==> 06-04 <==
// scr_search
module scr_search(clk,rst,start,R_fixed,angle1,adder,error,X,Y,done
    );
wire [13:0] R_LUT[255:0];
wire [13:0] tan_LUT[255:0];
wire [3:0] adder_LUT[255:0];
wire [13:0] sind_LUT[19:0];
assign sind_LUT[0]=14'b00000001001001;
assign sind_LUT[1]=14'b00000001010000;
assign sind_LUT[2]=14'b00000001011000;
assign sind_LUT[3]=14'b00000001011111;
assign sind_LUT[4]=14'b00000001100110;
assign sind_LUT[5]=14'b00000001101110;
assign sind_LUT[6]=14'b00000001110101;
assign sind_LUT[7]=14'b00000001111100;
assign sind_LUT[8]=14'b00000010000100;
assign sind_LUT[9]=14'b00000010001011;
assign sind_LUT[10]=14'b00000010010010;
assign sind_LUT[11]=14'b00000010011010;
assign sind_LUT[12]=14'b00000010100001;
assign sind_LUT[13]=14'b00000010101000;
assign sind_LUT[14]=14'b00000010110000;
assign sind_LUT[15]=14'b00000010110111;
assign sind_LUT[16]=14'b00000010111110;
assign sind_LUT[17]=14'b00000011000110;
assign sind_LUT[18]=14'b00000011001101;
assign sind_LUT[19]=14'b00000011010100;
assign R_LUT[0]=14'b000000000000000;
assign R_LUT[1]=14'b000000010000000;
assign R_LUT[2]=14'b000000100000000;
assign R_LUT[3]=14'b000000110000000;
assign R_LUT[4]=14'b000001000000000;
assign R_LUT[5]=14'b000001010000000;
assign R_LUT[6]=14'b000001100000000;
assign R_LUT[7]=14'b000001110000000;
assign R_LUT[8]=14'b000010000000000;
assign R_LUT[9]=14'b000010010000000;
assign R_LUT[10]=14'b00010100000000;
  ...
Settings: LEC_CHECK=0, CAP_MARGIN=20, CELL_PAD_IN_SITES_DETAIL_PLACEMENT=0, CELL_PAD_IN_SITES_GLOBAL_PLACEMENT=2, CORE_ASPECT_RATIO=0.7, CORE_MARGIN=2, CORE_UTILIZATION=25, GPL_ROUTABILITY_DRIVEN=0, GPL_TIMING_DRIVEN=0, MAX_ROUTING_LAYER=met4, SETUP_SLACK_MARGIN=-0.81, SLEW_MARGIN=0, TNS_END_PERCENT=25; clock period 14.1 ns.
run.sh (not shown) runs the stock make flow with config.mk's settings and CLKGATE_MAP_FILE=.
==> 06-08 (differences from 06-04) <==
- ABC_AREA: not set -> 1
- CELL_PAD_IN_SITES_DETAIL_PLACEMENT: 0 -> not set
- CELL_PAD_IN_SITES_GLOBAL_PLACEMENT: 2 -> not set
- CORE_ASPECT_RATIO: 0.7 -> not set
- CORE_UTILIZATION: 25 -> 72
- GPL_ROUTABILITY_DRIVEN: 0 -> not set
- GPL_TIMING_DRIVEN: 0 -> not set
- MAX_ROUTING_LAYER: met4 -> not set
- PLACE_DENSITY: not set -> 0.45
- SETUP_SLACK_MARGIN: -0.81 -> not set
- SLEW_MARGIN: 0 -> 20
- TNS_END_PERCENT: 25 -> not set
==> flow/constraint.sdc (replaced) <==
create_clock -name core_clock -period 4.29 [get_ports {clk}]
set_input_delay 0.8580 -clock core_clock [delete_from_list [all_inputs] [get_ports {clk}]]
set_output_delay 0.8580 -clock core_clock [all_outputs]
set_load 0.01 [all_outputs]
==> qor summary <==
item                                                                                                     06-08                      06-04
Yosys stat cell total                                                                                     2166                       1792
Share of synthesized cell area in full adder, half adder and majority cells                              8.06%                      7.76%
Post-Synth AOI/OAI Area                                                                                  7.36%                      35.5%
Area fraction in and, or, nand and nor cells                                                             59.3%                      33.6%
Die footprint                                                                                        17000 µm²                  49700 µm²
Post-synthesis chip area from yosys                                                                  11500 µm²                  12000 µm²
Synth top area share                                                                                     21.3%                      10.0%
Mean instance size in the synthesized netlist                                                         5.32 µm²                   6.68 µm²
Register share after synthesis                                                                           10.8%                      10.4%
Count of buffers inserted at the top-level ports                                                            48                         45
XOR/XNOR Fraction of Synth Area                                                                          1.90%                      2.82%
Count of distinct cell types in the synthesized netlist                                                     55                        100
Starting Density                                                                                         73.0%                      25.2%
Die Y-Extent                                                                                            130 µm                     187 µm
Total nets after synthesis                                                                                2279                       1905
Mux contribution to synthesized area                                                                        0%                      1.91%
Most frequent cell after synthesis                                                    sky130_fd_sc_hd__nand2_1    sky130_fd_sc_hd__nor2_1
Area of the core region                                                                              15800 µm²                  47500 µm²
Number of standard-cell rows in the floorplan                                                               46                         67
Outcome                                                                              aborted with a tool error  no timing/DRC/antenna violations
Stage where the flow stopped                                                 detailed placement (3_5_place_dp)                          -
Netlist area before placement                                                                        11500 µm²                  12000 µm²
Die span in x                                                                                           130 µm                     266 µm
Yosys top cell by area                                                                sky130_fd_sc_hd__nand2_1  sky130_fd_sc_hd__edfxtp_1
Synthesized instance count                                                                                2166                       1792


==> build 27 <==
scr_search again, from the RTL that the note above started with.
==> flow/config.mk <==
export PLATFORM = sky130hd
export DESIGN_NAME = scr_search
export DESIGN_NICKNAME = scr_search
export VERILOG_FILES = /design/flow/design.v
export SDC_FILE = /design/flow/constraint.sdc
export NUM_CORES = 4
export LEC_CHECK = 0
export CAP_MARGIN = 20
export CELL_PAD_IN_SITES_DETAIL_PLACEMENT = 0
export CELL_PAD_IN_SITES_GLOBAL_PLACEMENT = 0
export CORE_ASPECT_RATIO = 0.72
export CORE_MARGIN = 2
export CORE_UTILIZATION = 72
export CTS_CLUSTER_DIAMETER = 43
export CTS_CLUSTER_SIZE = 37
export GPL_ROUTABILITY_DRIVEN = 1
export GPL_TIMING_DRIVEN = 0
export HOLD_SLACK_MARGIN = -0.09
export MAX_ROUTING_LAYER = met4
export PLACE_DENSITY_LB_ADDON = 0.04
export SETUP_SLACK_MARGIN = 1.11
export SLEW_MARGIN = 0
==> flow/constraint.sdc <==
create_clock -name core_clock -period 9.86 [get_ports {clk}]
set_input_delay 1.9720 -clock core_clock [delete_from_list [all_inputs] [get_ports {clk}]]
set_output_delay 1.9720 -clock core_clock [all_outputs]
set_load 0.01 [all_outputs]
==> build 54 (differences from build 27) <==
==> flow/config.mk (replaced) <==
export PLATFORM = sky130hd
export DESIGN_NAME = scr_search
export DESIGN_NICKNAME = scr_search
export VERILOG_FILES = /design/flow/design.v
export SDC_FILE = /design/flow/constraint.sdc
export NUM_CORES = 4
export LEC_CHECK = 0
export CAP_MARGIN = 20
export CORE_MARGIN = 2
export CORE_UTILIZATION = 22
export PLACE_DENSITY = 0.45
export SLEW_MARGIN = 20
==> flow/constraint.sdc (replaced) <==
create_clock -name core_clock -period 12.1 [get_ports {clk}]
set_input_delay 2.4200 -clock core_clock [delete_from_list [all_inputs] [get_ports {clk}]]
set_output_delay 2.4200 -clock core_clock [all_outputs]
set_load 0.01 [all_outputs]
==> trial 48 (differences from build 27) <==
==> flow/config.mk (replaced) <==
export PLATFORM = sky130hd
export DESIGN_NAME = scr_search
export DESIGN_NICKNAME = scr_search
export VERILOG_FILES = /design/flow/design.v
export SDC_FILE = /design/flow/constraint.sdc
export NUM_CORES = 4
export LEC_CHECK = 0
export ABC_AREA = 1
export CAP_MARGIN = 20
export CORE_MARGIN = 2
export CORE_UTILIZATION = 72
export PLACE_DENSITY = 0.41
export SLEW_MARGIN = 20
==> flow/constraint.sdc (replaced) <==
create_clock -name core_clock -period 2.86 [get_ports {clk}]
set_input_delay 0.5720 -clock core_clock [delete_from_list [all_inputs] [get_ports {clk}]]
set_output_delay 0.5720 -clock core_clock [all_outputs]
set_load 0.01 [all_outputs]
==> comparison table <==
| quantity | trial 48 | build 27 | build 54 |
|---|---|---|---|
| Top-area cell type share of the netlist area | 0.213 | 0.100 | 0.100 |
| Starting density of the core | 0.730 | 0.746 | 0.222 |
| Cell area after synthesis | 0.0115 mm^2 | 0.0120 mm^2 | 0.0120 mm^2 |
| Cell Area, Placed | - | 0.0127 mm^2 | 0.0135 mm^2 |
| Cts bufs inserted | - | 5 | 5 |
| Count of instantiated cells in the yosys netlist | 2166 | 1792 | 1792 |
| Number of instances in the synthesized netlist | 2166 | 1792 | 1792 |
| Outcome | did not finish | did not finish | no timing/DRC/antenna violations |
| Failing step | detailed placement | global routing | - |
| Most repeated cell in the gate-level netlist after synthesis | nand2_1 | nor2_1 | nor2_1 |
| Cell at the root of the clock tree | - | clkbuf_16 | clkbuf_16 |
| Count of input and output buffers | 48 | 45 | 48 |
| Standard-cell row count | 46 | 39 | 85 |
| Die X | 130 um | 156 um | 237 um |
| Total cell area reported by yosys after synthesis | 0.0115 mm^2 | 0.0120 mm^2 | 0.0120 mm^2 |
| Buffers inserted during post-CTS setup optimization | - | 43 | 0 |
| Placed wire-length estimate after detailed placement | - | 51000 um | 66800 um |
| Adder-cell share of the synthesized area | 0.0806 | 0.0776 | 0.0776 |
| Number of gates given a new drive strength after cts | - | 222 | 0 |
| Yosys top cell by area | nand2_1 | edfxtp_1 | edfxtp_1 |
| Area fraction in and, or, nand and nor cells after synthesis | 0.593 | 0.336 | 0.336 |
| Floorplan die area | 0.0170 mm^2 | 0.0177 mm^2 | 0.0563 mm^2 |
| Multiplexer share of the synthesized area | 0 | 0.0191 | 0.0191 |
| CTS sink count | - | 42 | 42 |
| Max Root-Sink Buffers | - | 2 | 2 |


==> v24 <==
Starting RTL as in the previous note.
Design scr_search, start of the top module:
module scr_search(clk,rst,start,R_fixed,angle1,adder,error,X,Y,done
    );
==> flow/config.mk <==
export PLATFORM = sky130hd
export DESIGN_NAME = scr_search
export DESIGN_NICKNAME = scr_search
export VERILOG_FILES = /design/flow/design.v
export SDC_FILE = /design/flow/constraint.sdc
export NUM_CORES = 4
export LEC_CHECK = 0
export CAP_MARGIN = 20
export CELL_PAD_IN_SITES_DETAIL_PLACEMENT = 0
export CELL_PAD_IN_SITES_GLOBAL_PLACEMENT = 0
export CORE_ASPECT_RATIO = 0.72
export CORE_MARGIN = 2
export CORE_UTILIZATION = 70
export CTS_CLUSTER_DIAMETER = 43
export CTS_CLUSTER_SIZE = 37
export GPL_ROUTABILITY_DRIVEN = 1
export GPL_TIMING_DRIVEN = 0
export MAX_ROUTING_LAYER = met5
export PLACE_DENSITY_LB_ADDON = 0.04
export SETUP_SLACK_MARGIN = 0.17
export SLEW_MARGIN = 0
==> flow/constraint.sdc <==
create_clock -name core_clock -period 9.86 [get_ports {clk}]
set_input_delay 1.9720 -clock core_clock [delete_from_list [all_inputs] [get_ports {clk}]]
set_output_delay 1.9720 -clock core_clock [all_outputs]
set_load 0.01 [all_outputs]
==> inputs of v26, as changes to v24 <==
Settings changed: CELL_PAD_IN_SITES_DETAIL_PLACEMENT 0 to default, CELL_PAD_IN_SITES_GLOBAL_PLACEMENT 0 to default, CORE_ASPECT_RATIO 0.72 to default, CORE_UTILIZATION 70 to 10, CTS_CLUSTER_DIAMETER 43 to default, CTS_CLUSTER_SIZE 37 to default, GPL_ROUTABILITY_DRIVEN 1 to default, GPL_TIMING_DRIVEN 0 to default, MAX_ROUTING_LAYER met5 to default, PLACE_DENSITY from default to 0.45, PLACE_DENSITY_LB_ADDON 0.04 to default, SETUP_SLACK_MARGIN 0.17 to default, SLEW_MARGIN 0 to 20.
==> flow/constraint.sdc (replaced) <==
create_clock -name core_clock -period 15.7 [get_ports {clk}]
set_input_delay 3.1400 -clock core_clock [delete_from_list [all_inputs] [get_ports {clk}]]
set_output_delay 3.1400 -clock core_clock [all_outputs]
set_load 0.01 [all_outputs]
==> inputs of v25, as changes to v24 <==
Settings changed: ABC_AREA from default to 1, CELL_PAD_IN_SITES_DETAIL_PLACEMENT 0 to default, CELL_PAD_IN_SITES_GLOBAL_PLACEMENT 0 to default, CORE_ASPECT_RATIO 0.72 to default, CORE_UTILIZATION 70 to 64, CTS_CLUSTER_DIAMETER 43 to default, CTS_CLUSTER_SIZE 37 to default, GPL_ROUTABILITY_DRIVEN 1 to default, GPL_TIMING_DRIVEN 0 to default, MAX_ROUTING_LAYER met5 to default, PLACE_DENSITY from default to 0.45, PLACE_DENSITY_LB_ADDON 0.04 to default, SETUP_SLACK_MARGIN 0.17 to default, SLEW_MARGIN 0 to 20.
==> flow/constraint.sdc (replaced) <==
create_clock -name core_clock -period 2.63 [get_ports {clk}]
set_input_delay 0.5260 -clock core_clock [delete_from_list [all_inputs] [get_ports {clk}]]
set_output_delay 0.5260 -clock core_clock [all_outputs]
set_load 0.01 [all_outputs]
==> comparison <==
- The highest die size belongs to v26, the lowest to v24.
- v24 failed in 5_1_grt with GRT-0116. v25 failed in 3_5_place_dp (DPL-0038). v26 completed with no timing, DRC or antenna violations.
- Synthesized cell count: v24 is smaller than v25 (17%).
- Area after synthesis is the same in v24 and v26.
